[flow/run.sh]
#!/bin/bash
# the make line also repeats each setting of config.mk as NAME=value (left out here)
make -C /OpenROAD-flow-scripts/flow DESIGN_CONFIG=/design/flow/config.mk WORK_HOME=/design/flow/orfs CLKGATE_MAP_FILE= finish
[flow/config.mk]
export PLATFORM = sky130hd
export DESIGN_NAME = uart_pwm_top
export DESIGN_NICKNAME = uart_pwm_top
export VERILOG_FILES = /design/flow/design.v
export SDC_FILE = /design/flow/constraint.sdc
export NUM_CORES = 4
export LEC_CHECK = 0
export ABC_AREA = 1
export CAP_MARGIN = 40
export CORE_MARGIN = 2
export CORE_UTILIZATION = 72
export CTS_CLUSTER_SIZE = 100
export GPL_ROUTABILITY_DRIVEN = 0
export PLACE_DENSITY_LB_ADDON = 0.06
export SETUP_SLACK_MARGIN = 1.12
export SLEW_MARGIN = 20
[flow/constraint.sdc]
create_clock -name core_clock -period 3.79 [get_ports {clk}]
set_input_delay 0.7580 -clock core_clock [delete_from_list [all_inputs] [get_ports {clk}]]
set_output_delay 0.7580 -clock core_clock [all_outputs]
set_load 0.01 [all_outputs]
[flow/design.v]
module uart_rx #(
    parameter CLOCKS_PER_PULSE = 4 ,  
              BITS_PER_WORD = 8,  
              W_OUT = 24  
) (
    input clk,rst_n,rx,
    output reg m_valid,
    output reg [W_OUT-1:0] m_data 
);
    localparam  IDLE    = 2'b00, 
                START   = 2'b01, 
                DATA    = 2'b10, 
                STOP    = 2'b11;
  	reg [1:0] state; 
    localparam NUM_WORDS = W_OUT / BITS_PER_WORD;
    reg[$clog2(CLOCKS_PER_PULSE)-1:0] c_clocks;
    reg[$clog2(BITS_PER_WORD)-1:0] c_bits;
    reg[$clog2(NUM_WORDS)-1:0] c_words;
    always @(posedge clk or negedge rst_n) begin
        if (!rst_n) begin
            {c_words,c_bits,c_clocks,m_valid,m_data} <= 1'b0;
            state <= IDLE;
        end else begin
            m_valid <= 0;
            case(state)
                IDLE: if(rx == 0)
                    state <= START;
                START: if(c_clocks == CLOCKS_PER_PULSE/2 - 1) begin
                        c_clocks <= 0;
                        state <= DATA;
                    end else begin
                        c_clocks <= c_clocks + 1;
                    end
              DATA:   if(c_clocks == CLOCKS_PER_PULSE-1)begin
                            c_clocks <= 0;
                            m_data <= {rx, m_data[W_OUT-1:1]};  
                            if(c_bits == BITS_PER_WORD-1) begin
                                c_bits <= 0;
                                state <= STOP;  
                                if(c_words == NUM_WORDS - 1) begin
                                    m_valid <= 1;  
                                    c_words <= 0;  
                                end else c_words <= c_words + 1;  
                            end else c_bits <= c_bits + 1;  
                        end else c_clocks <= c_clocks + 1;  
                STOP: if(c_clocks == CLOCKS_PER_PULSE - 1) begin
                        c_clocks <= 0;
                        state <= IDLE;  
                    end else c_clocks <= c_clocks + 1;
            endcase
        end
    end        
endmodule
module pwm_9ch #(
    parameter RESOLUTION = 16
)(
    input  wire                 clk,
    input  wire                 rst_n,
    input  wire [RESOLUTION-1:0] duty0,
    input  wire [RESOLUTION-1:0] duty1,
    input  wire [RESOLUTION-1:0] duty2,
    input  wire [RESOLUTION-1:0] duty3,
    input  wire [RESOLUTION-1:0] duty4,
    input  wire [RESOLUTION-1:0] duty5,
    input  wire [RESOLUTION-1:0] duty6,
    input  wire [RESOLUTION-1:0] duty7,
    input  wire [RESOLUTION-1:0] duty8,
    output reg  [8:0]           pwm_out
);
    reg [RESOLUTION-1:0] counter;
    always @(posedge clk or negedge rst_n) begin
        if (!rst_n)
            counter <= {RESOLUTION{1'b0}};
        else
            counter <= counter + 1;
    end
    always @(posedge clk or negedge rst_n) begin
        if (!rst_n) begin
            pwm_out <= 9'b0;
        end else begin
            pwm_out[0] <= (counter < duty0);
            pwm_out[1] <= (counter < duty1);
            pwm_out[2] <= (counter < duty2);
            pwm_out[3] <= (counter < duty3);
            pwm_out[4] <= (counter < duty4);
            pwm_out[5] <= (counter < duty5);
            pwm_out[6] <= (counter < duty6);
            pwm_out[7] <= (counter < duty7);
            pwm_out[8] <= (counter < duty8);
        end
    end
endmodule
module sev_seg_decorder(
    input [3:0] digit,
    output reg [6:0] seg
);
    always @(*)begin
        case(digit)
           4'd0: seg  = 7'b1000000;  
            4'd1: seg  = 7'b1111001;  
            4'd2: seg  = 7'b0100100;  
            4'd3: seg  = 7'b0110000;  
            4'd4: seg  = 7'b0011001;  
            4'd5: seg  = 7'b0010010;  
            4'd6: seg  = 7'b0000010;  
            4'd7: seg  = 7'b1111000;  
            4'd8: seg  = 7'b0000000;  
            4'd9: seg  = 7'b0010000;  
            4'd10: seg = 7'b0001000;  
            4'd11: seg = 7'b0000011;  
            4'd12: seg = 7'b1000110;  
            4'd13: seg = 7'b0100001;  
            4'd14: seg = 7'b0000110;  
            4'd15: seg = 7'b0001110;  
            default: seg = 7'b0111111;  
        endcase 
        end
endmodule
module uart_pwm_data_store #(
    parameter WIDTH = 16,
    parameter CHANNELS = 9
)(
    input  wire              clk,
    input  wire              rst_n,
    input  wire              rx_valid,
    input  wire [WIDTH-1:0]  rx_data,
    output reg  [3:0]        pkt_count,
    output reg [WIDTH-1:0] duty0,
    output reg [WIDTH-1:0] duty1,
    output reg [WIDTH-1:0] duty2,
    output reg [WIDTH-1:0] duty3,
    output reg [WIDTH-1:0] duty4,
    output reg [WIDTH-1:0] duty5,
    output reg [WIDTH-1:0] duty6,
    output reg [WIDTH-1:0] duty7,
    output reg [WIDTH-1:0] duty8
);
    reg [WIDTH-1:0] duty_reg [0:CHANNELS-1];
    integer k;
    always @(posedge clk or negedge rst_n) begin
        if (!rst_n) begin
            pkt_count <= 4'd0;
            for (k = 0; k < CHANNELS; k = k + 1)
                duty_reg[k] <= {WIDTH{1'b0}};
            duty0 <= 0; duty1 <= 0; duty2 <= 0;
            duty3 <= 0; duty4 <= 0; duty5 <= 0;
            duty6 <= 0; duty7 <= 0; duty8 <= 0;
        end else if (rx_valid) begin
            duty_reg[pkt_count] <= rx_data;
            duty0 <= duty_reg[0];
            duty1 <= duty_reg[1];
            duty2 <= duty_reg[2];
            duty3 <= duty_reg[3];
            duty4 <= duty_reg[4];
            duty5 <= duty_reg[5];
            duty6 <= duty_reg[6];
            duty7 <= duty_reg[7];
            duty8 <= duty_reg[8];
            if (pkt_count == CHANNELS-1)
                pkt_count <= 4'd0;
            else
                pkt_count <= pkt_count + 1;
        end
    end
endmodule
module uart_pwm_top (
    input  wire        clk,         
    input  wire        rst_n,       
    input  wire        uart_rx,     
    output wire [8:0]  pwm_out,     
    output wire [6:0] seg0,
    output wire [6:0] seg1,
    output wire [6:0] seg2,
    output wire [6:0] seg3,
    output wire [3:0] pkt_count
);
    wire        rx_valid;
    wire [15:0] rx_data;
    uart_rx #(.CLOCKS_PER_PULSE(434),  
              .BITS_PER_WORD(8), 
              .W_OUT(16) 
    ) uart_rx_inst (
        .clk(clk),
        .rst_n(rst_n),
        .rx(uart_rx),
        .m_data(rx_data),
        .m_valid(rx_valid)
    );
    wire [15:0] duty0, duty1, duty2, duty3, duty4, duty5, duty6, duty7, duty8;
    uart_pwm_data_store #(
        .WIDTH(16),
        .CHANNELS(9)
    ) data_store_inst (
        .clk(clk),
        .rst_n(rst_n),
        .rx_valid(rx_valid),
        .rx_data(rx_data),
        .pkt_count(pkt_count),
        .duty0(duty0), .duty1(duty1), .duty2(duty2),
        .duty3(duty3), .duty4(duty4), .duty5(duty5),
        .duty6(duty6), .duty7(duty7), .duty8(duty8)
    );
    pwm_9ch #(
        .RESOLUTION(16)
    ) pwm_inst (
        .clk(clk),
        .rst_n(rst_n),
        .duty0(duty0),
        .duty1(duty1),
        .duty2(duty2),
        .duty3(duty3),
        .duty4(duty4),
        .duty5(duty5),
        .duty6(duty6),
        .duty7(duty7),
        .duty8(duty8),
        .pwm_out(pwm_out)
    );
    wire [3:0] digit0 = rx_data[3:0];     
    wire [3:0] digit1 = rx_data[7:4];
    wire [3:0] digit2 = rx_data[11:8];
    wire [3:0] digit3 = rx_data[15:12];   
    sev_seg_decorder seg_inst0 (.digit(digit0), .seg(seg0));
    sev_seg_decorder seg_inst1 (.digit(digit1), .seg(seg1));
    sev_seg_decorder seg_inst2 (.digit(digit2), .seg(seg2));
    sev_seg_decorder seg_inst3 (.digit(digit3), .seg(seg3));
endmodule
==> run summary, run 1 <==
Unrepaired setup endpoints after global routing - yes
Routed Wire Length - 41800 um
Stages on worst setup path - 7
IO Pins - 44
Post-synthesis async set-or-reset flop share - 100%
Count of buffers from port buffering - 43
Power group with the largest share - registers
Total track usage - 33.9%
Syn avg cell area - 8.70 um^2
Count of vias placed by the detailed router - 13761
R2r worst-path depth - 6
Final hold violation count - 0
Number of antenna diodes - 0
Pin count of the biggest net entering global routing - 227
Sequential group share of total power - 50.0%
Die Height - 159 um
Part of the Yosys area used for sequential elements - 50.9%
Comb. pwr - 83.1 uW
Internal reg-to-reg setup slack - 1.78 ns
Clock network power consumption - 3660 uW
Launching point of the worst reg2reg path - uart_rx_inst.m_valid
Warnings, synthesis - 5
Via count of the first global-routing pass - 13910
Type of element launching the critical path - flop
Total CTS buffers - 37
Max-slew violation total from the final report - 0
Maximum frequency from static timing analysis - 363 MHz
Data required, critical path - 3.03 ns
Number of failing setup endpoints in the final timing report - 0
Power density over the cells - 384 nW/um^2
Internal - 5930 uW
Relative slew slack - 41.3%
First-pass GRT wire length - 69000 um
Number of nets at the end of the flow - 2207
Post-layout period usage of the worst path - 72.8%
Capture point of the worst reg-to-reg path - data_store_inst.duty_reg[7][4]
Detailed-route wire length per cell - 17.6 um
Min Clock Period, post-route - 2.76 ns
Max_cap viols - 0
Number of iterations in the first detailed-routing pass - 6
CP bufs+invs - 3
Power spent charging and discharging nets - 1560 uW
Area share of fa/ha/maj cells after synthesis - 12.3%
Max stage delay on crit path - 0.43 ns
Post-synthesis cell type with the largest instance count - sky130_fd_sc_hd__nand2_1
DR iter-0 viols - 1229
Maximum buffer depth of the clock tree - 3
Row count - 56
Overall chip area - 25200 um^2
Syn-to-layout area delta - 13.1%
Detail Placement HPWL - 26200 um
Post-synthesis cell count - 1984
Crit Path Class - reg2out
Number of antenna violations at the first check in global routing - 0
Gate power share - 1.1%
Clock latency reported for the late side of the worst-skew pair - 0.53 ns
Cell count listed in synth_stat.txt - 1984
Count of antenna-violating nets left after detailed routing - 0
Initial core utilization - 73.5%
Slew at the pin closest to its max-slew limit - 0.880 ns
TritonCTS clock tree - yes
Distinct cell type count after synthesis - 27
Synthesized Nets - 2156
IR Drop Worst-Case VDD - 395 uV
Standard cell with the maximum stage delay on the critical path - sky130_fd_sc_hd__dfrtp_2
Total clock sinks - 351
Count of flip-flops with a built-in enable after synthesis - 0
Sequential Power - 3750 uW
Area leader share - 50.8%
Biggest combinational cell group after synthesis - simple AND/OR/NAND/NOR gates
Switching share of total power - 20.8%
Total of flip-flops plus latches after synthesis - 351
Worst setup path end - seg2[0]
H-tree levels - 2
Worst min-delay path class - in2async
CORE AREA - 23500 um^2
Count of warning messages emitted by the tools - 57
Per-cell via count in the routed design - 5.78
Static leakage - 0.00951 uW
Overall die width - 159 um
Clock edge transition at the registers on the reported setup and hold paths - 0.06 ns
Worst EP arrival - 2.00 ns
Synth Flop Type - sky130_fd_sc_hd__dfrtp_1
Post-synthesis cell area - 17300 um^2
Worst setup path startpoint - uart_rx_inst.m_data[9]
Aoi share - 12.5%
Sort of element at the end of the critical path - output port
Largest cells by area after synthesis - sky130_fd_sc_hd__dfrtp_1 51%, sky130_fd_sc_hd__nand2_1 12%, sky130_fd_sc_hd__ha_1 12%
Cell type with the largest total area after synthesis - sky130_fd_sc_hd__dfrtp_1
DRC violations left - 0
Run status - complete, no violations
Post-Layout Cell Count - 2382
Chip area from the yosys synthesis statistics - 17300 um^2
Top delay family on crit path - buffers and inverters
Setup Skew - 0.0165 ns
Top fanout value on the critical path - 5
Sum of negative setup slack - 0 ns
XORs/XNORs by Area - 0.812%
Count of placed standard cells including taps - 2276
Synth Area in Simple Gates - 16.1%
Most frequent cells after synthesis - 572 x sky130_fd_sc_hd__nand2_1, 350 x sky130_fd_sc_hd__dfrtp_1, 320 x sky130_fd_sc_hd__o21ai_0
Share of power burned in the clock network - 48.9%
Cells along the critical path - clkinvlp_4, ha_2, inv_1, o21ai_1, o21ai_1, nand2_1, clkdlybuf4s15_1
Clock Tree Root - sky130_fd_sc_hd__clkbuf_16
GR Overflow Total - 0
MUX area fraction - 0%
Most prevalent standard cell on the critical path - sky130_fd_sc_hd__o21ai_1
-- per-layer routing --
| metal | GRT usage, % | up-vias | routed length [um] |
|---|---|---|---|
| met5 | 0 | - | 0 |
| met4 | 14.2 | 0 | 1690 |
| met3 | 5.36 | 131 | 2770 |
| met2 | 55.2 | 487 | 19900 |
| met1 | 45.8 | 6664 | 17400 |
| li1 | - | 6479 | - |
-- metrics by stage --
step                      power (uW)  hold slack, ns  util [%]  setup WS (ns)  area (um^2)
final                           7490           0.284      83.1           1.03        19500
after global routing            7670           0.355      83.1          0.991        19500
after CTS                       7500           0.329      82.9           1.02        19500
after detailed placement        3900           0.461      76.3          0.985        17900
after global placement          3900           0.456      76.0           1.09        17800
after floorplan                 3820           0.442         -           1.60        17300
-- timing repair --
item                                    in CTS  in global routing
gates resized                               86                 51
hold buffers                                 0                  0
pin swaps                                    2                  5
endpoints found under the setup margin      28                 26
gates cloned                                 0                  0
setup buffers                               33                  6
-- cell type report --
cell class | count | area [um^2]
well taps | 319 | 399
fillers | 1356 | 3960
clock inverters | 12 | 141
inverters | 231 | 927
flip-flops and latches | 351 | 8810
clock buffers | 55 | 1080
repair buffers | 99 | 868
multi-input cells | 1315 | 7290
==> run 2, diff against run 1 <==
CAP_MARGIN = 0   (was 40)
CELL_PAD_IN_SITES_GLOBAL_PLACEMENT = 0   (was unset)
CORE_ASPECT_RATIO = 1.05   (was unset)
CTS_CLUSTER_SIZE = 14   (was 100)
MAX_ROUTING_LAYER = met4   (was unset)
SETUP_SLACK_MARGIN = 1.09   (was 1.12)
TNS_END_PERCENT = 60   (was unset)
==> run summary, run 2 <==
Crit Path Class - reg2out
Worst min-delay path class - in2async
Clock edge transition at the registers on the reported setup and hold paths - 0.06 ns
Total CTS buffers - 36
Chip area from the yosys synthesis statistics - 17300 um^2
Gate power share - 1.2%
Cells along the critical path - clkinvlp_4, buf_4, ha_1, nand2_1, a32o_1, clkdlybuf4s50_1
Cell type with the largest total area after synthesis - sky130_fd_sc_hd__dfrtp_1
Post-synthesis cell type with the largest instance count - sky130_fd_sc_hd__nand2_1
Part of the Yosys area used for sequential elements - 50.9%
Detailed-route wire length per cell - 17.5 um
Synth Flop Type - sky130_fd_sc_hd__dfrtp_1
Max stage delay on crit path - 0.54 ns
DR iter-0 viols - 954
GR Overflow Total - 0
Internal - 5890 uW
Internal reg-to-reg setup slack - 1.32 ns
Power group with the largest share - registers
Number of antenna violations at the first check in global routing - 1
Stages on worst setup path - 6
H-tree levels - 2
Comb. pwr - 89.8 uW
First-pass GRT wire length - 67200 um
Number of nets at the end of the flow - 2215
Clock Tree Root - sky130_fd_sc_hd__clkbuf_16
Overall chip area - 25200 um^2
Cell count listed in synth_stat.txt - 1984
Distinct cell type count after synthesis - 27
Sort of element at the end of the critical path - output port
Final hold violation count - 0
Syn-to-layout area delta - 13.1%
Biggest combinational cell group after synthesis - simple AND/OR/NAND/NOR gates
Type of element launching the critical path - flop
Static leakage - 0.00969 uW
Post-synthesis async set-or-reset flop share - 100%
Fill cells - 1480
Standard cell with the maximum stage delay on the critical path - sky130_fd_sc_hd__clkdlybuf4s50_1
Launching point of the worst reg2reg path - uart_rx_inst.m_valid
Setup Skew - 0.0214 ns
Post-layout period usage of the worst path - 77.0%
Count of placed standard cells including taps - 2260
Initial core utilization - 72.7%
Number of failing setup endpoints in the final timing report - 0
Capture point of the worst reg-to-reg path - data_store_inst.duty_reg[8][15]
Total track usage - 34.6%
Power density over the cells - 380 nW/um^2
Aoi share - 12.5%
Data required, critical path - 3.03 ns
XORs/XNORs by Area - 0.812%
Area leader share - 50.8%
Overall die width - 155 um
Power spent charging and discharging nets - 1530 uW
Number of iterations in the first detailed-routing pass - 6
Sum of negative setup slack - 0 ns
Quantity of hold-fixing buffers added after cts - 0
Synthesized Nets - 2156
Top delay family on crit path - buffers and inverters
Max_cap viols - 0
Maximum buffer depth of the clock tree - 3
DRC violations left - 0
Total clock sinks - 351
Worst EP arrival - 2.16 ns
Worst setup path end - seg1[4]
Post-synthesis cell area - 17300 um^2
Post-synthesis cell count - 1984
Area share of fa/ha/maj cells after synthesis - 12.3%
Warnings, synthesis - 5
Run status - complete, no violations
Switching share of total power - 20.6%
Synth Area in Simple Gates - 16.1%
Via count of the first global-routing pass - 13497
TritonCTS clock tree - yes
Sequential Power - 3750 uW
Maximum frequency from static timing analysis - 343 MHz
R2r worst-path depth - 4
CORE AREA - 23700 um^2
Pin count of the biggest net entering global routing - 140
Worst setup path startpoint - uart_rx_inst.m_data[4]
Syn avg cell area - 8.70 um^2
Total power consumption of the routed design - 7410 uW
Count of warning messages emitted by the tools - 55
MUX area fraction - 0%
CP bufs+invs - 3
Clock latency reported for the late side of the worst-skew pair - 0.53 ns
Unrepaired setup endpoints after global routing - yes
Max-slew violation total from the final report - 0
Clock network power consumption - 3580 uW
Count of buffers from port buffering - 43
Share of power burned in the clock network - 48.2%
Count of flip-flops with a built-in enable after synthesis - 0
Min Clock Period, post-route - 2.92 ns
Count of vias placed by the detailed router - 13701
Count of antenna-violating nets left after detailed routing - 0
Slew at the pin closest to its max-slew limit - 0.893 ns
IR Drop Worst-Case VDD - 525 uV
Sequential group share of total power - 50.5%
Relative slew slack - 40.5%
Post-Layout Cell Count - 2366
Largest cells by area after synthesis - sky130_fd_sc_hd__dfrtp_1 51%, sky130_fd_sc_hd__nand2_1 12%, sky130_fd_sc_hd__ha_1 12%
Total of flip-flops plus latches after synthesis - 351
Die Height - 163 um
IO Pins - 44
Most frequent cells after synthesis - 572 x sky130_fd_sc_hd__nand2_1, 350 x sky130_fd_sc_hd__dfrtp_1, 320 x sky130_fd_sc_hd__o21ai_0
Detail Placement HPWL - 26200 um
Routed Wire Length - 41400 um
Top fanout value on the critical path - 4
Final Util - 82.2%
Row count - 58
Per-cell via count in the routed design - 5.79
run 2: through the flow:
step / hold slack, ns / area, um^2 / setup slack [ns]
floorplan: 0.442 / 17300 / 1.60
global route: 0.297 / 19500 / 0.821
finish: 0.244 / 19500 / 0.873
detailed placement: 0.463 / 17900 / 0.980
CTS: 0.276 / 19400 / 0.836
global placement: 0.457 / 17900 / 1.07
run 2: repair_timing:
| action | 4_1_cts | 5_1_grt |
|---|---|---|
| resized | 52 | 34 |
| setup buffers | 43 | 2 |
| pin swaps | 0 | 5 |
| endpoints found under the setup margin | 28 | 44 |
| cloned | 0 | 0 |
run 2: area by class of cell:
| cell class | instances | area (um^2) | area share [%] |
|---|---|---|---|
| inverter | 231 | 931 | 4.77 |
| sequential | 351 | 8810 | 45.1 |
| clock inverter | 11 | 140 | 0.718 |
| tap | 300 | 375 | 1.92 |
| clock buffer | 49 | 1040 | 5.34 |
| timing repair buffer | 108 | 975 | 5.00 |
| multi-input combinational | 1315 | 7240 | 37.1 |
| antenna | 1 | 2.50 | 0.0128 |
run 2: layer usage:
metal	share of wire (%)	routed length, um	GRT usage, %
met1	41	17100	45.8
met3	6.8	2820	4.87
met4	3.4	1410	11.7
met5	0	0	-
met2	49	20100	56.0
==> run 3, diff against run 2 <==
CAP_MARGIN = 20   (was 0)
CELL_PAD_IN_SITES_GLOBAL_PLACEMENT = unset   (was 0)
CORE_ASPECT_RATIO = unset   (was 1.05)
CTS_CLUSTER_DIAMETER = 36   (was unset)
CTS_CLUSTER_SIZE = 28   (was 14)
MAX_ROUTING_LAYER = unset   (was met4)
PLACE_DENSITY_LB_ADDON = 0.16   (was 0.06)
SETUP_SLACK_MARGIN = 1.08   (was 1.09)
TNS_END_PERCENT = unset   (was 60)
==> run summary, run 3 <==
Launching point of the worst reg2reg path - uart_rx_inst.m_valid
Quantity of hold-fixing buffers added after cts - 0
Sum of negative setup slack - 0 ns
Cells along the critical path - clkinvlp_4, buf_4, ha_1, a21oi_2, a21oi_1, dlygate4sd2_1
Number of nets at the end of the flow - 2209
Sort of element at the end of the critical path - output port
Share of power burned in the clock network - 53.0%
CORE AREA - 23500 um^2
GR Overflow Total - 0
Min Clock Period, post-route - 2.77 ns
Maximum buffer depth of the clock tree - 3
Distinct cell type count after synthesis - 27
Worst EP arrival - 2.02 ns
Row count - 56
Detailed-route wire length per cell - 18.5 um
Top fanout value on the critical path - 3
Overall chip area - 25200 um^2
H-tree levels - 2
Crit Path Class - reg2out
Overall die width - 159 um
IR Drop Worst-Case VDD - 576 uV
Total CTS buffers - 45
Cell type with the largest total area after synthesis - sky130_fd_sc_hd__dfrtp_1
Max-slew violation total from the final report - 0
Part of the Yosys area used for sequential elements - 50.9%
Slew at the pin closest to its max-slew limit - 1.11 ns
Routed Wire Length - 44400 um
Die Height - 159 um
Worst setup path startpoint - uart_rx_inst.m_data[4]
Unrepaired setup endpoints after global routing - yes
Maximum frequency from static timing analysis - 361 MHz
Synth Flop Type - sky130_fd_sc_hd__dfrtp_1
Clock Tree Root - sky130_fd_sc_hd__clkbuf_16
Count of buffers from port buffering - 43
Clock latency reported for the late side of the worst-skew pair - 0.55 ns
Number of antenna violations at the first check in global routing - 0
Worst setup path end - seg1[1]
Capture point of the worst reg-to-reg path - data_store_inst.duty_reg[8][13]
Post-route worst setup slack - 1.02 ns
Power density over the cells - 413 nW/um^2
Max_cap viols - 0
DR iter-0 viols - 1335
Internal reg-to-reg setup slack - 1.41 ns
Total of flip-flops plus latches after synthesis - 351
Total clock sinks - 351
Synthesized Nets - 2156
Area leader share - 50.8%
CP bufs+invs - 3
DRC violations left - 0
Relative slew slack - 26.1%
Sequential Power - 3750 uW
Area share of fa/ha/maj cells after synthesis - 12.3%
Total track usage - 34.9%
Stages on worst setup path - 6
Per-cell via count in the routed design - 5.94
Count of antenna-violating nets left after detailed routing - 0
Internal - 6260 uW
Power spent charging and discharging nets - 1880 uW
Top delay family on crit path - buffers and inverters
Cell count listed in synth_stat.txt - 1984
Aoi share - 12.5%
Setup Skew - 0.0204 ns
Clock edge transition at the registers on the reported setup and hold paths - 0.06 ns
Gate power share - 1.0%
Type of element launching the critical path - flop
Count of flip-flops with a built-in enable after synthesis - 0
Chip area from the yosys synthesis statistics - 17300 um^2
Synth Area in Simple Gates - 16.1%
Comb. pwr - 81.3 uW
XORs/XNORs by Area - 0.812%
Warnings, synthesis - 5
R2r worst-path depth - 5
Number of antenna diodes - 0
Switching share of total power - 23.1%
MUX area fraction - 0%
Final hold violation count - 0
Count of warning messages emitted by the tools - 54
First-pass GRT wire length - 71000 um
IO Pins - 44
Post-synthesis cell count - 1984
Via count of the first global-routing pass - 14169
Detail Placement HPWL - 25600 um
Pin count of the biggest net entering global routing - 124
Largest cells by area after synthesis - sky130_fd_sc_hd__dfrtp_1 51%, sky130_fd_sc_hd__nand2_1 12%, sky130_fd_sc_hd__ha_1 12%
Sequential group share of total power - 46.0%
Clock network power consumption - 4320 uW
Post-synthesis cell type with the largest instance count - sky130_fd_sc_hd__nand2_1
Syn-to-layout area delta - 14.2%
Max stage delay on crit path - 0.39 ns
Post-placement worst setup slack - 1.02 ns
Initial core utilization - 73.5%
TritonCTS clock tree - yes
Total power consumption of the routed design - 8150 uW
Number of iterations in the first detailed-routing pass - 6
Number of failing setup endpoints in the final timing report - 0
Data required, critical path - 3.03 ns
Count of vias placed by the detailed router - 14205
Syn avg cell area - 8.70 um^2
Post-layout period usage of the worst path - 73.2%
Final Util - 84.0%
Post-synthesis cell area - 17300 um^2
Static leakage - 0.00962 uW
Standard cell with the maximum stage delay on the critical path - sky130_fd_sc_hd__dfrtp_2
Biggest combinational cell group after synthesis - simple AND/OR/NAND/NOR gates
Most frequent cells after synthesis - 572 x sky130_fd_sc_hd__nand2_1, 350 x sky130_fd_sc_hd__dfrtp_1, 320 x sky130_fd_sc_hd__o21ai_0
Fill cells - 1286
Run status - complete, no violations
Post-synthesis async set-or-reset flop share - 100%
Worst min-delay path class - in2async
Power group with the largest share - the clock network
==> run 3: metrics by stage <==
| stage | hold slack [ns] | area [um^2] | cells |
|---|---|---|---|
| after floorplan | 0.442 | 17300 | 1984 |
| after global placement | 0.454 | 17800 | 2271 |
| after detailed placement | 0.459 | 17800 | 2271 |
| after CTS | 0.232 | 19700 | 2386 |
| after global routing | 0.253 | 19700 | 2392 |
| final | 0.194 | 19700 | 2392 |
==> run 3: layout make-up <==
cell class                      count  area, um^2  area share, %
Clock buffer                       50        1160           5.91
Clock inverter                     33         364           1.85
Inverter                          231         927           4.70
Multi-Input combinational cell   1315        7290           37.0
Sequential cell                   351        8800           44.7
Tap cell                          319         399           2.02
Timing Repair Buffer               93         768           3.90
==> run 3: routing by layer <==
layer	track usage, %	share of wire [%]
met1	46.0	40
met2	57.5	48
met3	6.01	8.1
met4	15.3	4.1
met5	0	0
==> run 3: what timing repair did <==
action                     CTS  global route
gates resized               84            52
setup endpoints to repair   28            27
gates cloned                 0             0
pin swaps                    0             8
buffers inserted            32             5
==> run 4, diff against run 3 <==
ABC_AREA = unset   (was 1)
CORE_UTILIZATION = 58   (was 72)
CTS_CLUSTER_DIAMETER = unset   (was 36)
CTS_CLUSTER_SIZE = unset   (was 28)
GPL_ROUTABILITY_DRIVEN = unset   (was 0)
PLACE_DENSITY_LB_ADDON = unset   (was 0.16)
SETUP_SLACK_MARGIN = 4.46   (was 1.08)
clock period = 18.0 ns   (was 3.79 ns; I/O delays follow)
==> run summary, run 4 <==
Static leakage - 0.00935 uW
Switching share of total power - 20.8%
Number of antenna violations at the first check in global routing - 1
Quantity of hold-fixing buffers added after cts - 0
Fill cells - 2446
Max_cap viols - 0
Area share of fa/ha/maj cells after synthesis - 12.1%
Clock network power consumption - 759 uW
Power group with the largest share - registers
Slew at the pin closest to its max-slew limit - 1.00 ns
Final hold violation count - 0
Per-cell via count in the routed design - 5.65
Die Height - 178 um
Post-synthesis async set-or-reset flop share - 100%
Post-synthesis cell area - 17500 um^2
Relative slew slack - 31.4%
Sequential group share of total power - 50.4%
Cell type with the largest total area after synthesis - sky130_fd_sc_hd__dfrtp_1
Max stage delay on crit path - 0.69 ns
Number of buffers inserted by post-CTS setup repair - 0
Initial core utilization - 58.9%
Routed Wire Length - 40400 um
Worst setup path end - seg2[3]
GR Overflow Total - 0
Area leader share - 50.2%
Type of element launching the critical path - flop
Distinct cell type count after synthesis - 53
Comb. pwr - 16.1 uW
Sort of element at the end of the critical path - output port
XORs/XNORs by Area - 1.10%
Aoi share - 10.6%
Maximum buffer depth of the clock tree - 3
Stages on worst setup path - 5
Clock latency reported for the late side of the worst-skew pair - 0.53 ns
Run status - complete, no violations
DR iter-0 viols - 680
Top fanout value on the critical path - 14
R2r worst-path depth - 4
Standard cell with the maximum stage delay on the critical path - sky130_fd_sc_hd__dfrtp_1
Synth Area in Simple Gates - 9.07%
Max-slew violation total from the final report - 0
Internal - 1240 uW
Gate power share - 1.0%
Sum of negative setup slack - 0 ns
Number of antenna diodes - 0
Sequential Power - 789 uW
CP bufs+invs - 3
Number of failing setup endpoints in the final timing report - 0
First-pass GRT wire length - 64100 um
Share of power burned in the clock network - 48.5%
Post-Layout Cell Count - 2053
Warnings, synthesis - 5
Power spent charging and discharging nets - 325 uW
Setup Skew - 0.0129 ns
Maximum frequency from static timing analysis - 154 MHz
Syn avg cell area - 10.8 um^2
Number of iterations in the first detailed-routing pass - 5
Top delay family on crit path - buffers and inverters
Largest cells by area after synthesis - sky130_fd_sc_hd__dfrtp_1 50%, sky130_fd_sc_hd__ha_1 12%, sky130_fd_sc_hd__mux2_2 7.0%
Detailed-route wire length per cell - 19.7 um
Biggest combinational cell group after synthesis - adder cells
Global placer's final weighted congestion - 0.850
Post-layout period usage of the worst path - 36.2%
TritonCTS clock tree - yes
Worst min-delay path class - reg2reg
Count of placed standard cells including taps - 1986
Detail Placement HPWL - 26200 um
Synth Flop Type - sky130_fd_sc_hd__dfrtp_1
Total of flip-flops plus latches after synthesis - 351
Launching point of the worst reg2reg path - pwm_inst.counter[1]
DRC violations left - 0
Count of vias placed by the detailed router - 11594
Clock edge transition at the registers on the reported setup and hold paths - 0.06 ns
Capture point of the worst reg-to-reg path - pwm_inst.pwm_out[0]
Post-synthesis cell type with the largest instance count - sky130_fd_sc_hd__dfrtp_1
Most prevalent standard cell on the critical path - sky130_fd_sc_hd__inv_1
Worst Hold Path Cells - 1
Pin count of the biggest net entering global routing - 229
Count of buffers from port buffering - 43
CORE AREA - 29600 um^2
Total CTS buffers - 38
Part of the Yosys area used for sequential elements - 50.3%
Synthesized Nets - 1787
Internal reg-to-reg setup slack - 15.26 ns
Data required, critical path - 14.40 ns
Worst setup path startpoint - uart_rx_inst.m_data[8]
Worst EP arrival - 2.91 ns
Count of warning messages emitted by the tools - 59
Via count of the first global-routing pass - 11474
Total clock sinks - 351
Hold endpoint - uart_rx_inst.c_words
Total track usage - 26.7%
Number of nets at the end of the flow - 1808
Cell count listed in synth_stat.txt - 1615
Chip area from the yosys synthesis statistics - 17500 um^2
Min Clock Period, post-route - 6.51 ns
Post-cts sizing count - 0
Overall chip area - 31500 um^2
Cells along the critical path - inv_1, ha_1, inv_1, mux4_2, clkdlybuf4s50_1
Power density over the cells - 80.9 nW/um^2
H-tree levels - 2
Startpoint of the tightest hold check path - uart_rx_inst.c_words
Post-synthesis cell count - 1615
IR Drop Worst-Case VDD - 75.3 uV
MUX area fraction - 10.8%
Unrepaired setup endpoints after global routing - no
Row count - 63
IO Pins - 44
Syn-to-layout area delta - 10.7%
Clock Tree Root - sky130_fd_sc_hd__clkbuf_16
Overall die width - 178 um
Crit Path Class - reg2out
Count of antenna-violating nets left after detailed routing - 0
Count of flip-flops with a built-in enable after synthesis - 0
Most frequent cells after synthesis - 350 x sky130_fd_sc_hd__dfrtp_1, 191 x sky130_fd_sc_hd__nand2_1, 187 x sky130_fd_sc_hd__o21ai_0
[run 4: layout make-up]
type / instances / area [um^2] / area share, %
Clock buffer: 58 / 1100 / 5.68
Clock inverter: 9 / 101 / 0.524
Inverter: 181 / 679 / 3.51
Multi-Input combinational cell: 1009 / 7630 / 39.5
Sequential cell: 351 / 8790 / 45.5
Tap cell: 390 / 488 / 2.52
Timing Repair Buffer: 55 / 551 / 2.85
[run 4: through the flow]
stage	setup WS (ns)	total power (uW)	cell area, um^2	hold slack, ns	util (%)
finish	11.49	1560	19300	0.475	65.2
CTS	11.50	1580	19300	0.476	65.2
global route	11.38	1610	19300	0.490	65.2
detailed placement	11.92	821	18100	0.465	61.2
global placement	11.95	821	18100	0.454	61.2
floorplan	13.10	804	17500	0.438	-
[run 4: metal layers]
metal | track usage [%] | wire length [um] | vias to the layer above
met4 | 7.14 | 934 | 2
met5 | 0 | 16 | -
met1 | 36.7 | 18300 | 5776
met3 | 3.62 | 1580 | 60
li1 | - | - | 5560
met2 | 44.8 | 19600 | 196
==> run 5, diff against run 4 <==
ABC_AREA = 1   (was unset)
CORE_UTILIZATION = 71   (was 58)
PLACE_DENSITY_LB_ADDON = 0.06   (was unset)
SETUP_SLACK_MARGIN = 1.12   (was 4.46)
clock period = 3.79 ns   (was 18.0 ns; I/O delays follow)
==> run summary, run 5 <==
Run status - complete, no violations
Overall die width - 160 um
Total clock sinks - 351
Post-layout period usage of the worst path - 70.8%
Clock network power consumption - 3640 uW
Relative slew slack - 39.4%
Post-synthesis cell type with the largest instance count - sky130_fd_sc_hd__nand2_1
Cell count listed in synth_stat.txt - 1984
R2r worst-path depth - 6
Clock Tree Root - sky130_fd_sc_hd__clkbuf_16
Slew at the pin closest to its max-slew limit - 0.907 ns
H-tree levels - 2
Total of flip-flops plus latches after synthesis - 351
Top delay family on crit path - buffers and inverters
Data required, critical path - 3.03 ns
Row count - 57
Clock edge transition at the registers on the reported setup and hold paths - 0.06 ns
Per-cell via count in the routed design - 5.71
First-pass GRT wire length - 67500 um
Syn avg cell area - 8.70 um^2
Maximum frequency from static timing analysis - 373 MHz
Count of vias placed by the detailed router - 13623
Sequential group share of total power - 50.1%
Largest cells by area after synthesis - sky130_fd_sc_hd__dfrtp_1 51%, sky130_fd_sc_hd__nand2_1 12%, sky130_fd_sc_hd__ha_1 12%
Via count of the first global-routing pass - 13392
Part of the Yosys area used for sequential elements - 50.9%
Post-Layout Cell Count - 2384
Maximum buffer depth of the clock tree - 3
Power group with the largest share - registers
Syn-to-layout area delta - 12.6%
Gate power share - 1.1%
Detailed-route wire length per cell - 17.3 um
IO Pins - 44
Capture point of the worst reg-to-reg path - data_store_inst.duty_reg[1][1]
Worst EP arrival - 1.92 ns
Comb. pwr - 81.0 uW
Pin count of the biggest net entering global routing - 225
Met2 track demand over resource in global routing - 53.0%
Most frequent cells after synthesis - 572 x sky130_fd_sc_hd__nand2_1, 350 x sky130_fd_sc_hd__dfrtp_1, 320 x sky130_fd_sc_hd__o21ai_0
Area leader share - 50.8%
DR iter-0 viols - 1169
Warnings, synthesis - 5
Power density over the cells - 385 nW/um^2
Global placer's final weighted congestion - 0.840
Number of antenna diodes - 0
Met3 layer usage reported by global route - 6.31%
MUX area fraction - 0%
Static leakage - 0.00951 uW
Count of flip-flops with a built-in enable after synthesis - 0
Number of nets at the end of the flow - 2206
M1 GR Usage - 46.0%
Count of placed standard cells including taps - 2275
Synth Flop Type - sky130_fd_sc_hd__dfrtp_1
Max-slew violation total from the final report - 0
Cells along the critical path - clkinvlp_4, buf_6, buf_4, o21ai_0, a21oi_1, dlygate4sd2_1
GR Overflow Total - 0
Max stage delay on crit path - 0.40 ns
Final Util - 80.6%
Unrepaired setup endpoints after global routing - yes
Most crowded layer after global routing - met2
Top fanout value on the critical path - 4
Count of warning messages emitted by the tools - 55
TritonCTS clock tree - yes
Setup Skew - 0.0209 ns
Routed Wire Length - 41200 um
Worst setup path startpoint - uart_rx_inst.m_data[0]
CP bufs+invs - 4
Synth Area in Simple Gates - 16.1%
Worst setup path end - seg0[1]
Max_cap viols - 0
Cell type with the largest total area after synthesis - sky130_fd_sc_hd__dfrtp_1
Launching point of the worst reg2reg path - uart_rx_inst.m_valid
Internal reg-to-reg setup slack - 1.51 ns
Power spent charging and discharging nets - 1540 uW
Sum of negative setup slack - 0 ns
Number of iterations in the first detailed-routing pass - 5
CORE AREA - 24100 um^2
Type of element launching the critical path - flop
Total CTS buffers - 36
Die Height - 160 um
DRC violations left - 0
Initial core utilization - 71.6%
Sort of element at the end of the critical path - output port
Min Clock Period, post-route - 2.68 ns
Worst min-delay path class - in2async
Number of antenna violations at the first check in global routing - 0
Post-synthesis cell area - 17300 um^2
Total track usage - 33.1%
Chip area from the yosys synthesis statistics - 17300 um^2
Distinct cell type count after synthesis - 27
Post-synthesis async set-or-reset flop share - 100%
Clock latency reported for the late side of the worst-skew pair - 0.53 ns
Share of power burned in the clock network - 48.8%
Stages on worst setup path - 6
Count of buffers from port buffering - 43
XORs/XNORs by Area - 0.812%
Crit Path Class - reg2out
Standard cell with the maximum stage delay on the critical path - sky130_fd_sc_hd__dfrtp_1
Overall chip area - 25600 um^2
Post-synthesis cell count - 1984
Biggest combinational cell group after synthesis - simple AND/OR/NAND/NOR gates
Sequential Power - 3750 uW
Count of antenna-violating nets left after detailed routing - 0
Aoi share - 12.5%
Number of failing setup endpoints in the final timing report - 0
Synthesized Nets - 2156
Area share of fa/ha/maj cells after synthesis - 12.3%
IR Drop Worst-Case VDD - 328 uV
Switching share of total power - 20.6%
Detail Placement HPWL - 26000 um
Final hold violation count - 0
Internal - 5930 uW
run 5: area by class of cell:
| cell class | count | area [um^2] |
|---|---|---|
| clock buffers | 52 | 1070 |
| clock inverters | 12 | 145 |
| fillers | 1591 | 4680 |
| inverters | 231 | 927 |
| multi-input cells | 1315 | 7240 |
| flip-flops and latches | 351 | 8810 |
| well taps | 324 | 405 |
| repair buffers | 99 | 826 |
run 5: what timing repair did:
| action | CTS | global route |
|---|---|---|
| hold buffers | 0 | 0 |
| endpoints found under the setup margin | 28 | 25 |
| gates resized | 76 | 56 |
| cloned | 0 | 0 |
| pin swaps | 0 | 6 |
| buffers inserted | 38 | 6 |
run 5: metrics by stage:
step                      worst slack, ns  instance area (um^2)  total power [uW]  hold slack, ns
after floorplan                      1.60                 17300              3820           0.442
after global placement               1.05                 17800              3900           0.456
after detailed placement            0.998                 17800              3900           0.461
after CTS                           0.953                 19400              7490           0.296
after global routing                 1.02                 19400              7660           0.322
final                                1.11                 19400              7470           0.261
run 5: layer usage:
layer  vias to the layer above  share of wire [%]
met2                       491                 46
met5                         -                  0
met3                       100                7.6
li1                       6460                  -
met4                         0                3.4
met1                      6572                 43
==> run 6, diff against run 5 <==
CAP_MARGIN = 40   (was 20)
CELL_PAD_IN_SITES_GLOBAL_PLACEMENT = 0   (was unset)
CORE_ASPECT_RATIO = 1.17   (was unset)
CORE_UTILIZATION = 72   (was 71)
CTS_CLUSTER_DIAMETER = 30   (was unset)
CTS_CLUSTER_SIZE = 15   (was unset)
MAX_ROUTING_LAYER = met4   (was unset)
TNS_END_PERCENT = 60   (was unset)
==> run summary, run 6 <==
R2r worst-path depth - 3
Type of element launching the critical path - flop
Worst min-delay path class - in2async
Routed Wire Length - 44100 um
Cells along the critical path - buf_4, ha_1, nand2_1, nand2_1, a21oi_1, a21oi_1, dlygate4sd2_1
Post-synthesis cell type with the largest instance count - sky130_fd_sc_hd__nand2_1
Total CTS buffers - 57
Maximum frequency from static timing analysis - 361 MHz
Post-layout period usage of the worst path - 73.1%
Comb gate area - 7350 um^2
Max-slew violation total from the final report - 0
IR Drop Worst-Case VDD - 344 uV
Distinct cell type count after synthesis - 27
Top fanout value on the critical path - 4
Area share of fa/ha/maj cells after synthesis - 12.3%
Cell type with the largest total area after synthesis - sky130_fd_sc_hd__dfrtp_1
Unrepaired setup endpoints after global routing - yes
Row count - 61
Fill cells - 1285
Gate power share - 0.9%
Overall chip area - 25200 um^2
Final Cell Area - 20400 um^2
Crit Path Class - reg2out
Power group with the largest share - the clock network
Placement-stage cell area - 17900 um^2
H-tree levels - 2
Chip area from the yosys synthesis statistics - 17300 um^2
Syn-to-layout area delta - 18.1%
Syn avg cell area - 8.70 um^2
Count of warning messages emitted by the tools - 53
Min Clock Period, post-route - 2.77 ns
Share of power burned in the clock network - 57.5%
Sort of element at the end of the critical path - output port
Internal - 7120 uW
Count of antenna-violating nets left after detailed routing - 0
Relative slew slack - 46.6%
Slew at the pin closest to its max-slew limit - 0.800 ns
Number of antenna violations at the first check in global routing - 0
Comb. pwr - 83.9 uW
Capture point of the worst reg-to-reg path - data_store_inst.duty0[7]
Static leakage - 0.0100 uW
Setup Skew - 0.0130 ns
Standard cell with the maximum stage delay on the critical path - sky130_fd_sc_hd__dfrtp_2
Launching point of the worst reg2reg path - uart_rx_inst.m_valid
Number of iterations in the first detailed-routing pass - 5
IO Pins - 44
CORE AREA - 23700 um^2
Clock latency reported for the late side of the worst-skew pair - 0.55 ns
Stages on worst setup path - 7
Part of the Yosys area used for sequential elements - 50.9%
Post-synthesis async set-or-reset flop share - 100%
Synth Flop Type - sky130_fd_sc_hd__dfrtp_1
Synthesized Nets - 2156
Clock edge transition at the registers on the reported setup and hold paths - 0.05 ns
Power spent charging and discharging nets - 1900 uW
Final hold violation count - 0
Max stage delay on crit path - 0.42 ns
Count of flip-flops with a built-in enable after synthesis - 0
Number of antenna diodes - 0
XORs/XNORs by Area - 0.812%
Post-placement worst setup slack - 1.02 ns
Die Height - 171 um
Global placer's final weighted congestion - 0.868
Pin count of the biggest net entering global routing - 86
Worst setup path end - seg2[6]
Count of vias placed by the detailed router - 14152
Data required, critical path - 3.03 ns
Clock network power consumption - 5180 uW
Post-route worst setup slack - 1.02 ns
Total clock sinks - 351
TritonCTS clock tree - yes
Sequential Power - 3750 uW
Area leader share - 50.8%
Total track usage - 36.4%
Most frequent cells after synthesis - 572 x sky130_fd_sc_hd__nand2_1, 350 x sky130_fd_sc_hd__dfrtp_1, 320 x sky130_fd_sc_hd__o21ai_0
FF+latch area - 8810 um^2
Detail Placement HPWL - 26500 um
Synth Area in Simple Gates - 16.1%
Run status - complete, no violations
Post-synthesis cell area - 17300 um^2
Internal reg-to-reg setup slack - 1.31 ns
Detailed-route wire length per cell - 18.2 um
Cell count listed in synth_stat.txt - 1984
Sum of negative setup slack - 0 ns
Max_cap viols - 0
Post-synthesis cell count - 1984
Switching share of total power - 21.0%
Aoi share - 12.5%
Count of buffers from port buffering - 43
CP bufs+invs - 2
DR iter-0 viols - 1149
DRC violations left - 0
Power density over the cells - 443 nW/um^2
Largest cells by area after synthesis - sky130_fd_sc_hd__dfrtp_1 51%, sky130_fd_sc_hd__nand2_1 12%, sky130_fd_sc_hd__ha_1 12%
Clock Tree Root - sky130_fd_sc_hd__clkbuf_16
Initial core utilization - 72.9%
Per-cell via count in the routed design - 5.84
First-pass GRT wire length - 70600 um
Total of flip-flops plus latches after synthesis - 351
Number of nets at the end of the flow - 2235
MUX area fraction - 0%
Worst setup path startpoint - uart_rx_inst.m_data[8]
Top delay family on crit path - buffers and inverters
Via count of the first global-routing pass - 14005
Sequential group share of total power - 41.6%
Biggest combinational cell group after synthesis - simple AND/OR/NAND/NOR gates
Overall die width - 147 um
Warnings, synthesis - 5
Number of failing setup endpoints in the final timing report - 0
Worst EP arrival - 2.01 ns
GR Overflow Total - 0
Maximum buffer depth of the clock tree - 3
[run 6: timing repair]
item                                    4_1_cts  5_1_grt
pin swaps                                     2        9
endpoints found under the setup margin       28       65
gates resized                                78       68
hold buffers                                  0        0
setup buffers                                38        8
[run 6: cell type report]
type,instances,share of cell area [%]
clock inverter,31,1.89
sequential,351,43.2
clock buffer,73,7.59
tap,315,1.93
timing repair buffer,107,4.76
multi-input combinational,1315,36.1
inverter,231,4.55
[run 6: routing by layer]
layer	track usage (%)	vias up	part of all wire [%]
met4	15.5	0	4.2
met1	46.8	6856	40
met2	58.9	604	48
met5	-	-	0
li1	-	6537	-
met3	5.04	155	7.0
[run 6: metrics by stage]
stage	std cells	hold WS [ns]	utilization [%]	total power, uW
after CTS	2415	0.239	85.3	9030
after floorplan	1984	0.442	-	3820
final	2423	0.206	86.1	9020
after detailed placement	2273	0.465	75.5	3900
after global placement	2272	0.457	75.5	3900
after global routing	2423	0.247	86.1	9230
==> run 7, diff against run 6 <==
ABC_AREA = unset   (was 1)
CAP_MARGIN = 20   (was 40)
CELL_PAD_IN_SITES_GLOBAL_PLACEMENT = unset   (was 0)
CORE_ASPECT_RATIO = unset   (was 1.17)
CORE_UTILIZATION = 64   (was 72)
CTS_CLUSTER_DIAMETER = unset   (was 30)
CTS_CLUSTER_SIZE = unset   (was 15)
MAX_ROUTING_LAYER = unset   (was met4)
PLACE_DENSITY_LB_ADDON = unset   (was 0.06)
SETUP_SLACK_MARGIN = 0.59   (was 1.12)
TNS_END_PERCENT = unset   (was 60)
clock period = 5.66 ns   (was 3.79 ns; I/O delays follow)
==> run summary, run 7 <==
Slew at the pin closest to its max-slew limit - 1.17 ns
Pin count of the biggest net entering global routing - 187
Final hold violation count - 0
Placement-stage cell area - 18100 um^2
Synth Area in Simple Gates - 9.07%
Largest cells by area after synthesis - sky130_fd_sc_hd__dfrtp_1 50%, sky130_fd_sc_hd__ha_1 12%, sky130_fd_sc_hd__mux2_2 7.0%
Detailed-route wire length per cell - 19.8 um
Number of antenna violations at the first check in global routing - 0
Syn avg cell area - 10.8 um^2
Max_cap viols - 0
Most frequent cells after synthesis - 350 x sky130_fd_sc_hd__dfrtp_1, 191 x sky130_fd_sc_hd__nand2_1, 187 x sky130_fd_sc_hd__o21ai_0
Hold endpoint - uart_rx_inst.c_words
Final Util - 71.6%
Gate power share - 1.1%
Count of vias placed by the detailed router - 11629
Sequential group share of total power - 51.2%
Synth Flop Type - sky130_fd_sc_hd__dfrtp_1
Unrepaired setup endpoints after global routing - no
Post-synthesis cell area - 17500 um^2
Number of nets at the end of the flow - 1804
Overall chip area - 28600 um^2
Sum of negative setup slack - 0 ns
Relative slew slack - 21.8%
Post-synthesis async set-or-reset flop share - 100%
Clock Tree Root - sky130_fd_sc_hd__clkbuf_16
TritonCTS clock tree - yes
XORs/XNORs by Area - 1.10%
Worst min-delay path class - reg2reg
Number of failing setup endpoints in the final timing report - 0
Max stage delay on crit path - 0.71 ns
Total of flip-flops plus latches after synthesis - 351
CORE AREA - 26900 um^2
IR Drop Worst-Case VDD - 176 uV
Internal reg-to-reg setup slack - 3.02 ns
Switching share of total power - 20.9%
Setup Skew - 0.0221 ns
Maximum frequency from static timing analysis - 253 MHz
IO Pins - 44
Top fanout value on the critical path - 15
Cell count listed in synth_stat.txt - 1615
Total track usage - 29.0%
Count of flip-flops with a built-in enable after synthesis - 0
Post-synthesis cell count - 1615
Max-slew violation total from the final report - 0
Initial core utilization - 65.0%
Area share of fa/ha/maj cells after synthesis - 12.1%
Power density over the cells - 255 nW/um^2
Cells along the critical path - inv_1, ha_1, inv_1, mux4_2, clkdlybuf4s50_1
Die Height - 169 um
Count of antenna-violating nets left after detailed routing - 0
First-pass GRT wire length - 64000 um
Clock network power consumption - 2340 uW
Overall die width - 169 um
Count of buffers from port buffering - 43
Power group with the largest share - registers
MUX area fraction - 10.8%
Area leader share - 50.2%
DR iter-0 viols - 819
Count of placed standard cells including taps - 1934
Final Cell Area - 19200 um^2
Maximum buffer depth of the clock tree - 3
Type of element launching the critical path - flop
Number of antenna diodes - 0
Total CTS buffers - 37
Comb. pwr - 53.0 uW
Detail Placement HPWL - 26000 um
Crit Path Class - reg2out
Static leakage - 0.00934 uW
Warnings, synthesis - 5
GR Overflow Total - 0
Part of the Yosys area used for sequential elements - 50.3%
Synthesized Nets - 1787
Run status - complete, no violations
R2r worst-path depth - 4
Power spent charging and discharging nets - 1030 uW
CP bufs+invs - 3
Worst EP arrival - 2.81 ns
Launching point of the worst reg2reg path - uart_rx_inst.m_valid
Total clock sinks - 351
Startpoint of the tightest hold check path - uart_rx_inst.c_words
Worst setup path startpoint - uart_rx_inst.m_data[9]
Number of buffers inserted by post-CTS setup repair - 0
Quantity of hold-fixing buffers added after cts - 0
Post-cts sizing count - 0
Worst Hold Path Cells - 1
Share of power burned in the clock network - 47.7%
H-tree levels - 2
Sequential Power - 2510 uW
Worst setup path end - seg2[3]
Post-layout period usage of the worst path - 69.7%
Chip area from the yosys synthesis statistics - 17500 um^2
Biggest combinational cell group after synthesis - adder cells
Row count - 60
Syn-to-layout area delta - 10.2%
Number of iterations in the first detailed-routing pass - 5
Post-synthesis cell type with the largest instance count - sky130_fd_sc_hd__dfrtp_1
Count of warning messages emitted by the tools - 59
Data required, critical path - 4.53 ns
Post-Layout Cell Count - 1996
Min Clock Period, post-route - 3.95 ns
Via count of the first global-routing pass - 11792
Clock latency reported for the late side of the worst-skew pair - 0.53 ns
Sort of element at the end of the critical path - output port
Capture point of the worst reg-to-reg path - data_store_inst.duty_reg[2][4]
Top delay family on crit path - buffers and inverters
DRC violations left - 0
Aoi share - 10.6%
Internal - 3880 uW
Global placer's final weighted congestion - 0.800
Stages on worst setup path - 5
Most prevalent standard cell on the critical path - sky130_fd_sc_hd__inv_1
Cell type with the largest total area after synthesis - sky130_fd_sc_hd__dfrtp_1
WHS - 0.469 ns
Distinct cell type count after synthesis - 53
Per-cell via count in the routed design - 5.83
Clock edge transition at the registers on the reported setup and hold paths - 0.06 ns
Standard cell with the maximum stage delay on the critical path - sky130_fd_sc_hd__dfrtp_1
Routed Wire Length - 39600 um
[run 7: layer usage]
metal | track usage, % | up-vias | part of all wire [%]
met3 | 3.71 | 86 | 3.6
met4 | 12.9 | 0 | 4.7
met2 | 47.5 | 254 | 47
li1 | - | 5558 | -
met1 | 39.3 | 5731 | 45
met5 | 0 | - | 0
[run 7: final cells by class]
cell class	instances	area, um^2
clock inverters	15	113
well taps	341	427
fillers	2017	7640
clock buffers	47	1060
flip-flops and latches	351	8790
repair buffers	52	541
multi-input cells	1009	7630
inverters	181	679
[run 7: per-stage QoR]
step           setup WS, ns  power, uW
5_1_grt                1.58       5050
6_report               1.71       4900
4_1_cts                1.71       4950
2_1_floorplan          3.23       2560
3_5_place_dp           2.24       2610
3_3_place_gp           2.30       2610
==> run 8, diff against run 7 <==
ABC_AREA = 0   (was unset)
CAP_MARGIN = 0   (was 20)
CELL_PAD_IN_SITES_GLOBAL_PLACEMENT = 0   (was unset)
CORE_ASPECT_RATIO = 1.55   (was unset)
CORE_UTILIZATION = 72   (was 64)
CTS_CLUSTER_SIZE = 55   (was unset)
MAX_ROUTING_LAYER = met4   (was unset)
PLACE_DENSITY_LB_ADDON = 0.0   (was unset)
SETUP_SLACK_MARGIN = 1.09   (was 0.59)
TNS_END_PERCENT = 60   (was unset)
clock period = 3.79 ns   (was 5.66 ns; I/O delays follow)
==> run summary, run 8 <==
Sequential Power - 3740 uW
Detail Placement HPWL - 24500 um
GR Overflow Total - 0
Worst EP arrival - 2.01 ns
Worst setup path startpoint - uart_rx_inst.m_data[4]
Clock network power consumption - 3610 uW
R2r worst-path depth - 5
Area share of fa/ha/maj cells after synthesis - 12.1%
FF+latch area - 8820 um^2
Row count - 71
Detailed-route wire length per cell - 20.1 um
Syn-to-layout area delta - 13.1%
Quantity of hold-fixing buffers added after cts - 0
Per-cell via count in the routed design - 6.04
Stages on worst setup path - 6
Run status - complete, no violations
CORE AREA - 24100 um^2
WHS - 0.139 ns
Chip area from the yosys synthesis statistics - 17500 um^2
Count of flip-flops with a built-in enable after synthesis - 0
Total track usage - 33.2%
Number of nets at the end of the flow - 1833
Die Height - 198 um
Routed Wire Length - 40400 um
Crit Path Class - reg2out
Min Clock Period, post-route - 2.77 ns
DR iter-0 viols - 740
Comb. pwr - 80.9 uW
Total of flip-flops plus latches after synthesis - 351
Worst min-delay path class - in2async
Post-synthesis cell area - 17500 um^2
Overall chip area - 25500 um^2
Pin count of the biggest net entering global routing - 286
Post-layout period usage of the worst path - 73.1%
Max stage delay on crit path - 0.45 ns
Internal - 5880 uW
Sum of negative setup slack - 0 ns
Static leakage - 0.00960 uW
Post-synthesis cell type with the largest instance count - sky130_fd_sc_hd__dfrtp_1
Sort of element at the end of the critical path - output port
Top fanout value on the critical path - 7
Largest cells by area after synthesis - sky130_fd_sc_hd__dfrtp_1 50%, sky130_fd_sc_hd__ha_1 12%, sky130_fd_sc_hd__mux2_2 7.0%
XORs/XNORs by Area - 1.10%
DRC violations left - 0
Synthesized Nets - 1787
Power density over the cells - 377 nW/um^2
Slew at the pin closest to its max-slew limit - 1.16 ns
Internal reg-to-reg setup slack - 1.45 ns
Synth Area in Simple Gates - 9.07%
Clock Tree Root - sky130_fd_sc_hd__clkbuf_16
Clock latency reported for the late side of the worst-skew pair - 0.58 ns
Comb gate area - 7830 um^2
Final hold violation count - 0
Cell count listed in synth_stat.txt - 1615
Overall die width - 129 um
Maximum buffer depth of the clock tree - 3
CP bufs+invs - 4
Synth Flop Type - sky130_fd_sc_hd__dfrtp_1
Met3 WL - 1640 um
Initial core utilization - 72.5%
Total clock sinks - 351
Top delay family on crit path - multiplexers
H-tree levels - 1
Count of antenna-violating nets left after detailed routing - 0
IR Drop Worst-Case VDD - 335 uV
Cells along the critical path - buf_6, inv_6, ha_4, inv_1, mux4_2, buf_6
Most prevalent standard cell on the critical path - sky130_fd_sc_hd__buf_6
Power group with the largest share - registers
Share of power burned in the clock network - 48.6%
Gate power share - 1.1%
Max_cap viols - 0
Global placer's final weighted congestion - 0.854
Count of warning messages emitted by the tools - 55
Highest routed metal layer - met4
Distinct cell type count after synthesis - 53
Total power consumption of the routed design - 7440 uW
Count of buffers from port buffering - 43
Part of the Yosys area used for sequential elements - 50.3%
Post-synthesis async set-or-reset flop share - 100%
TritonCTS clock tree - yes
Biggest combinational cell group after synthesis - adder cells
Number of antenna violations at the first check in global routing - 0
Capture point of the worst reg-to-reg path - data_store_inst.duty_reg[0][12]
Clock edge transition at the registers on the reported setup and hold paths - 0.06 ns
Cell type with the largest total area after synthesis - sky130_fd_sc_hd__dfrtp_1
Warnings, synthesis - 5
Standard cell with the maximum stage delay on the critical path - sky130_fd_sc_hd__mux4_2
Number of failing setup endpoints in the final timing report - 0
Area leader share - 50.2%
Sequential group share of total power - 50.3%
Unrepaired setup endpoints after global routing - yes
Max-slew violation total from the final report - 0
Number of iterations in the first detailed-routing pass - 5
Power spent charging and discharging nets - 1560 uW
Switching share of total power - 20.9%
IO Pins - 44
MUX area fraction - 10.8%
Fill cells - 1405
Syn avg cell area - 10.8 um^2
Relative slew slack - 22.6%
Post-synthesis cell count - 1615
Amount of wire on met2 after detailed routing - 20400 um
Aoi share - 10.6%
Via count of the first global-routing pass - 12458
Met1 routed wirelength after detailed routing - 16600 um
Number of antenna diodes - 0
Worst setup path end - seg1[3]
Data required, critical path - 3.03 ns
Most frequent cells after synthesis - 350 x sky130_fd_sc_hd__dfrtp_1, 191 x sky130_fd_sc_hd__nand2_1, 187 x sky130_fd_sc_hd__o21ai_0
Count of vias placed by the detailed router - 12150
Maximum frequency from static timing analysis - 361 MHz
First-pass GRT wire length - 63900 um
Total CTS buffers - 31
Setup Skew - 0.0114 ns
Launching point of the worst reg2reg path - data_store_inst.pkt_count[0]
Type of element launching the critical path - flop
[run 8: layout make-up]
cell class / count / share of cell area [%]
clock inverter: 22 / 1.82
clock buffer: 35 / 4.16
timing repair buffer: 87 / 4.09
tap: 328 / 2.08
inverter: 181 / 3.54
sequential: 351 / 44.7
multi-input combinational: 1009 / 39.7
[run 8: timing repair]
action                                  4_1_cts  5_1_grt
hold endpoints to repair                      0        0
endpoints found under the setup margin       28       24
setup buffers                                27        2
pin swaps                                     2        0
resized                                     113       53
[run 8: metrics by stage]
stage               instance area [um^2]  setup slack [ns]  util (%)  std cells
finish                             19700              1.02      82.0       2013
global route                       19700             0.968      82.0       2013
floorplan                          17500              1.74         -       1615
CTS                                19700             0.838      81.6       2011
global placement                   18100             0.772      75.2       1927
detailed placement                 18100             0.726      75.2       1927
[run 8: routing by layer]
layer,vias to the layer above,GRT usage [%]
li1,5607,-
met1,6145,41.3
met2,294,54.9
met3,104,4.32
met4,0,14.4
met5,-,-
==> run 9, diff against run 8 <==
CAP_MARGIN = 20   (was 0)
CELL_PAD_IN_SITES_GLOBAL_PLACEMENT = unset   (was 0)
CORE_ASPECT_RATIO = unset   (was 1.55)
CORE_UTILIZATION = 45   (was 72)
CTS_CLUSTER_DIAMETER = 359   (was unset)
CTS_CLUSTER_SIZE = unset   (was 55)
GPL_TIMING_DRIVEN = 0   (was unset)
MAX_ROUTING_LAYER = unset   (was met4)
MIN_ROUTING_LAYER = met1   (was unset)
PLACE_DENSITY = 0.77   (was unset)
PLACE_DENSITY_LB_ADDON = unset   (was 0.0)
SETUP_SLACK_MARGIN = unset   (was 1.09)
TNS_END_PERCENT = unset   (was 60)
clock period = 6.05 ns   (was 3.79 ns; I/O delays follow)
==> run summary, run 9 <==
Crit Path Class - reg2out
Sequential Power - 2350 uW
Worst setup path end - seg2[0]
Min Clock Period, post-route - 4.15 ns
Area leader share - 50.2%
Internal - 3760 uW
Pin count of the biggest net entering global routing - 101
Clock network power consumption - 2350 uW
R2r worst-path depth - 5
Number of antenna violations at the first check in global routing - 0
Worst setup path startpoint - uart_rx_inst.m_data[11]
Count of placed standard cells including taps - 2179
XORs/XNORs by Area - 1.10%
Max-slew violation total from the final report - 0
Syn-to-layout area delta - 14.0%
CP bufs+invs - 3
Final Util - 51.7%
Most frequent cells after synthesis - 350 x sky130_fd_sc_hd__dfrtp_1, 191 x sky130_fd_sc_hd__nand2_1, 187 x sky130_fd_sc_hd__o21ai_0
Total track usage - 21.8%
Max_cap viols - 0
First-pass GRT wire length - 68500 um
Synth Area in Simple Gates - 9.07%
Sort of element at the end of the critical path - output port
Fill cells - 3272
Via count of the first global-routing pass - 12651
Final hold violation count - 0
DRC violations left - 0
Maximum frequency from static timing analysis - 241 MHz
Row count - 72
Post-cts sizing count - 0
IR Drop Worst-Case VDD - 176 uV
Relative slew slack - 16.8%
Distinct cell type count after synthesis - 53
Count of vias placed by the detailed router - 12434
Sequential group share of total power - 49.4%
Routed Wire Length - 43100 um
H-tree levels - 2
Detailed-route wire length per cell - 19.2 um
Gate power share - 1.1%
Power density over the cells - 239 nW/um^2
Standard cell with the maximum stage delay on the critical path - sky130_fd_sc_hd__clkbuf_1
Post-layout period usage of the worst path - 68.6%
Run status - complete, no violations
Number of iterations in the first detailed-routing pass - 5
TritonCTS clock tree - yes
Part of the Yosys area used for sequential elements - 50.3%
CORE AREA - 38500 um^2
FF+latch area - 8780 um^2
Warnings, synthesis - 5
Overall die width - 201 um
Slew at the pin closest to its max-slew limit - 1.25 ns
Power group with the largest share - registers
Cells along the critical path - clkbuf_1, clkbuf_1, nor2_1, o31ai_1, clkdlybuf4s50_1
Die Height - 201 um
Launching point of the worst reg2reg path - pwm_inst.counter[13]
Cell count listed in synth_stat.txt - 1615
Total clock sinks - 351
Total of flip-flops plus latches after synthesis - 351
Post-synthesis cell area - 17500 um^2
Hold endpoint - uart_rx_inst.c_words
IO Pins - 44
Data required, critical path - 4.84 ns
Initial core utilization - 45.4%
Area share of fa/ha/maj cells after synthesis - 12.1%
Switching share of total power - 21.0%
DR iter-0 viols - 810
Post-Layout Cell Count - 2248
Top delay family on crit path - buffers and inverters
Total CTS buffers - 37
Unrepaired setup endpoints after global routing - no
Post-synthesis cell count - 1615
Clock Tree Root - sky130_fd_sc_hd__clkbuf_16
Quantity of hold-fixing buffers added after cts - 0
Count of buffers from port buffering - 43
Top fanout value on the critical path - 10
Synthesized Nets - 1787
Count of warning messages emitted by the tools - 54
Chip area from the yosys synthesis statistics - 17500 um^2
Static leakage - 0.00951 uW
Global placer's final weighted congestion - 0.880
Syn avg cell area - 10.8 um^2
Detail Placement HPWL - 28100 um
Type of element launching the critical path - flop
Power spent charging and discharging nets - 996 uW
Post-synthesis async set-or-reset flop share - 100%
Synth Flop Type - sky130_fd_sc_hd__dfrtp_1
Aoi share - 10.6%
Most prevalent standard cell on the critical path - sky130_fd_sc_hd__clkbuf_1
Comb gate area - 7630 um^2
Comb. pwr - 52.0 uW
Biggest combinational cell group after synthesis - adder cells
Worst Hold Path Cells - 1
GR Overflow Total - 0
Post-synthesis cell type with the largest instance count - sky130_fd_sc_hd__dfrtp_1
Count of flip-flops with a built-in enable after synthesis - 0
Worst EP arrival - 2.94 ns
Cell type with the largest total area after synthesis - sky130_fd_sc_hd__dfrtp_1
Maximum buffer depth of the clock tree - 3
Number of buffers inserted by post-CTS setup repair - 0
Startpoint of the tightest hold check path - uart_rx_inst.c_words
Overall chip area - 40400 um^2
Worst min-delay path class - reg2reg
Internal reg-to-reg setup slack - 3.77 ns
Share of power burned in the clock network - 49.5%
Clock latency reported for the late side of the worst-skew pair - 0.53 ns
Number of failing setup endpoints in the final timing report - 0
Number of nets at the end of the flow - 1873
Per-cell via count in the routed design - 5.53
Stages on worst setup path - 5
Capture point of the worst reg-to-reg path - pwm_inst.pwm_out[8]
Count of antenna-violating nets left after detailed routing - 0
Max stage delay on crit path - 0.71 ns
Largest cells by area after synthesis - sky130_fd_sc_hd__dfrtp_1 50%, sky130_fd_sc_hd__ha_1 12%, sky130_fd_sc_hd__mux2_2 7.0%
MUX area fraction - 10.8%
Setup Skew - 0.0172 ns
Clock edge transition at the registers on the reported setup and hold paths - 0.06 ns
==> run 9: per-stage QoR <==
stage	instance area, um^2	setup slack, ns	hold WS [ns]	power (uW)	setup TNS (ns)
2_1_floorplan	17500	3.54	0.438	2390	0
3_3_place_gp	18500	-11.11	0.455	2440	-3887.67
3_5_place_dp	18600	2.54	0.459	2450	0
4_1_cts	19900	1.94	0.470	4770	0
5_1_grt	19900	1.86	0.503	4880	0
6_report	19900	1.90	0.473	4750	0
==> run 9: final cells by class <==
cell class | instances | share of cell area [%]
antenna | 3 | 0.0377
buffer | 74 | 1.84
clock buffer | 45 | 5.06
clock inverter | 20 | 1.24
inverter | 181 | 3.41
multi-input combinational | 1009 | 38.3
sequential | 351 | 44.2
tap | 518 | 3.26
timing repair buffer | 47 | 2.66
==> run 9: per-layer routing <==
metal  up-vias  track usage [%]  wire length, um  share of wire, %
li1       5693                -                -                 -
met1      6183             29.5            18500                43
met2       446             34.1            19400                45
met3       112             4.63             3500               8.1
met4         0             8.94             1710               4.0
met5         -                0                0                 0
Power figures rest on the tool's default switching activity, not on a simulated workload.
